==> tundra <==
// div_unit
module div_unit
(
    input  logic        clk,
    input  logic        rst,
    input  logic        issue,           
    input  logic [2:0]  funct3,          
    input  logic [6:0]  opcode,
    input  logic [4:0]  rd,
    input  logic [5:0]  pd,
    input  logic [2:0]  rob_idx,
    input  logic [31:0] pc,
    input  logic [31:0] ps1_value,
    input  logic [31:0] ps2_value,
    output logic        ready,           
    input  logic        cdb_dequeue,     
    output logic        res_valid,
    output logic [4:0]  res_rd,
    output logic [5:0]  res_pd,
    output logic [2:0]  res_rob_idx,
    output logic [31:0] res_value,
    output logic [31:0] res_rs1_value,
    output logic [31:0] res_rs2_value,
    output logic [31:0] res_pc,
    output logic [31:0] res_pc_next,
    output logic [6:0]  res_opcode
);
clock: 3.93 ns
lec_check: 0
abc_area: 1
cap_margin: 25
cell_pad_in_sites_detail_placement: 2
core_margin: 2
core_utilization: 62
cts_cluster_diameter: 290
cts_cluster_size: 98
gpl_routability_driven: 0
gpl_timing_driven: 0
max_routing_layer: met4
min_routing_layer: met2
place_density: 0.8
slew_margin: 20
tns_end_percent: 55
run.sh (not shown) runs the stock make flow with config.mk's settings and CLKGATE_MAP_FILE=.
==> yarrow (differences from tundra) <==
ABC_AREA = unset   (was 1)
CAP_MARGIN = 5   (was 25)
CELL_PAD_IN_SITES_DETAIL_PLACEMENT = unset   (was 2)
CORE_UTILIZATION = 70   (was 62)
CTS_CLUSTER_DIAMETER = 43   (was 290)
CTS_CLUSTER_SIZE = 31   (was 98)
GPL_ROUTABILITY_DRIVEN = unset   (was 0)
GPL_TIMING_DRIVEN = 1   (was 0)
MAX_ROUTING_LAYER = unset   (was met4)
MIN_ROUTING_LAYER = unset   (was met2)
PLACE_DENSITY = unset   (was 0.8)
PLACE_DENSITY_LB_ADDON = 0.28   (was unset)
SETUP_SLACK_MARGIN = 0.53   (was unset)
==> flow/constraint.sdc (replaced) <==
create_clock -name core_clock -period 4.12 [get_ports {clk}]
set_input_delay 0.8240 -clock core_clock [delete_from_list [all_inputs] [get_ports {clk}]]
set_output_delay 0.8240 -clock core_clock [all_outputs]
set_load 0.01 [all_outputs]
==> garnet (differences from tundra) <==
CAP_MARGIN = 20   (was 25)
CELL_PAD_IN_SITES_DETAIL_PLACEMENT = unset   (was 2)
CORE_UTILIZATION = 70   (was 62)
CTS_CLUSTER_DIAMETER = unset   (was 290)
CTS_CLUSTER_SIZE = 37   (was 98)
GPL_ROUTABILITY_DRIVEN = unset   (was 0)
GPL_TIMING_DRIVEN = unset   (was 0)
HOLD_SLACK_MARGIN = 0.29   (was unset)
MAX_ROUTING_LAYER = unset   (was met4)
MIN_ROUTING_LAYER = unset   (was met2)
PLACE_DENSITY = unset   (was 0.8)
SETUP_SLACK_MARGIN = 0.92   (was unset)
TNS_END_PERCENT = unset   (was 55)
==> flow/constraint.sdc (replaced) <==
create_clock -name core_clock -period 3.1 [get_ports {clk}]
set_input_delay 0.6200 -clock core_clock [delete_from_list [all_inputs] [get_ports {clk}]]
set_output_delay 0.6200 -clock core_clock [all_outputs]
set_load 0.01 [all_outputs]
==> summary.rpt <==
FLOW METRICS REPORT
----------------------------------------------------
[Synth]
  Most frequently used cell type in the post-synthesis netlist ........................ sky130_fd_sc_hd__nand2_1
  Post-synthesis share of cell area spent on xor and xnor gates ........................ 4.50%
  Compound-cell area share of the yosys netlist ........................ 8.29%
  Floorplan net count ........................ between 2,000 and 3,000
  Adder Share, Synth ........................ 2.82%
  Count of cell types in the netlist ........................ 49
  Chip area estimate from yosys synthesis ........................ about 19,000 µm²

[Placed design]
  Port buffer count ........................ approximately 300

[Outcome]
  Outcome ........................ did not finish
  Tool Error ........................ [ERROR GRT-0116] Global routing finished with congestion. Check the congestion regions in the DRC Viewer.
  Stage at which the run stopped ........................ global routing

[Floorplan]
  Die W ........................ roughly 170 µm
  Die H ........................ 168 µm

----------------------------------------------------
That was garnet.
==> summary.rpt <==
FLOW METRICS REPORT
----------------------------------------------------
[Outcome]
  Outcome ........................ did not finish
  Stage at which the run stopped ........................ detailed placement
  Tool Error ........................ Error: detail_place.tcl, 38 bad optional access

[Floorplan]
  Die W ........................ between 150 and 200 µm
  Die H ........................ about 180 µm

[Synth]
  Adder Share, Synth ........................ ~2.8%
  Most frequently used cell type in the post-synthesis netlist ........................ sky130_fd_sc_hd__nand2_1
  Library cell with the largest summed area after synthesis ........................ sky130_fd_sc_hd__edfxtp_1
  Chip area estimate from yosys synthesis ........................ approximately 19,000 µm²
  Floorplan net count ........................ roughly 2,700
  Post-synthesis share of cell area spent on xor and xnor gates ........................ under 10%
  Leading cell types by total area after synthesis ........................ sky130_fd_sc_hd__edfxtp_1 40%, sky130_fd_sc_hd__nand2_1 14%, sky130_fd_sc_hd__inv_1 7.5%
  Compound-cell area share of the yosys netlist ........................ 8.29%
  Count of cell types in the netlist ........................ slightly below 50

[Placed design]
  Port buffer count ........................ ~300

----------------------------------------------------
That was tundra.
==> summary.rpt <==
FLOW METRICS REPORT
----------------------------------------------------
[Outcome]
  Outcome ........................ did not finish
  Stage at which the run stopped ........................ global routing

[Synth]
  Most frequently used cell type in the post-synthesis netlist ........................ sky130_fd_sc_hd__edfxtp_1
  Number of synthesized flops with an enable pin ........................ around 250
  Floorplan net count ........................ between 1,500 and 2,000
  Warnings from Yosys ........................ 3
  Compound-cell area share of the yosys netlist ........................ a little over an eighth
  Chip area estimate from yosys synthesis ........................ 16,900 µm²
  Simple-gate share of the synthesized area ........................ roughly 19%
  Post-synthesis share of cell area spent on xor and xnor gates ........................ slightly below 9%
  Count of cell types in the netlist ........................ between 60 and 70

[Floorplan]
  Die W ........................ 159 µm
  Floorplan die area ........................ around 25,000 µm²

[Placed design]
  Instance count after placement with tap cells included ........................ ~2,200
  Port buffer count ........................ slightly above 300

----------------------------------------------------
That was yarrow.
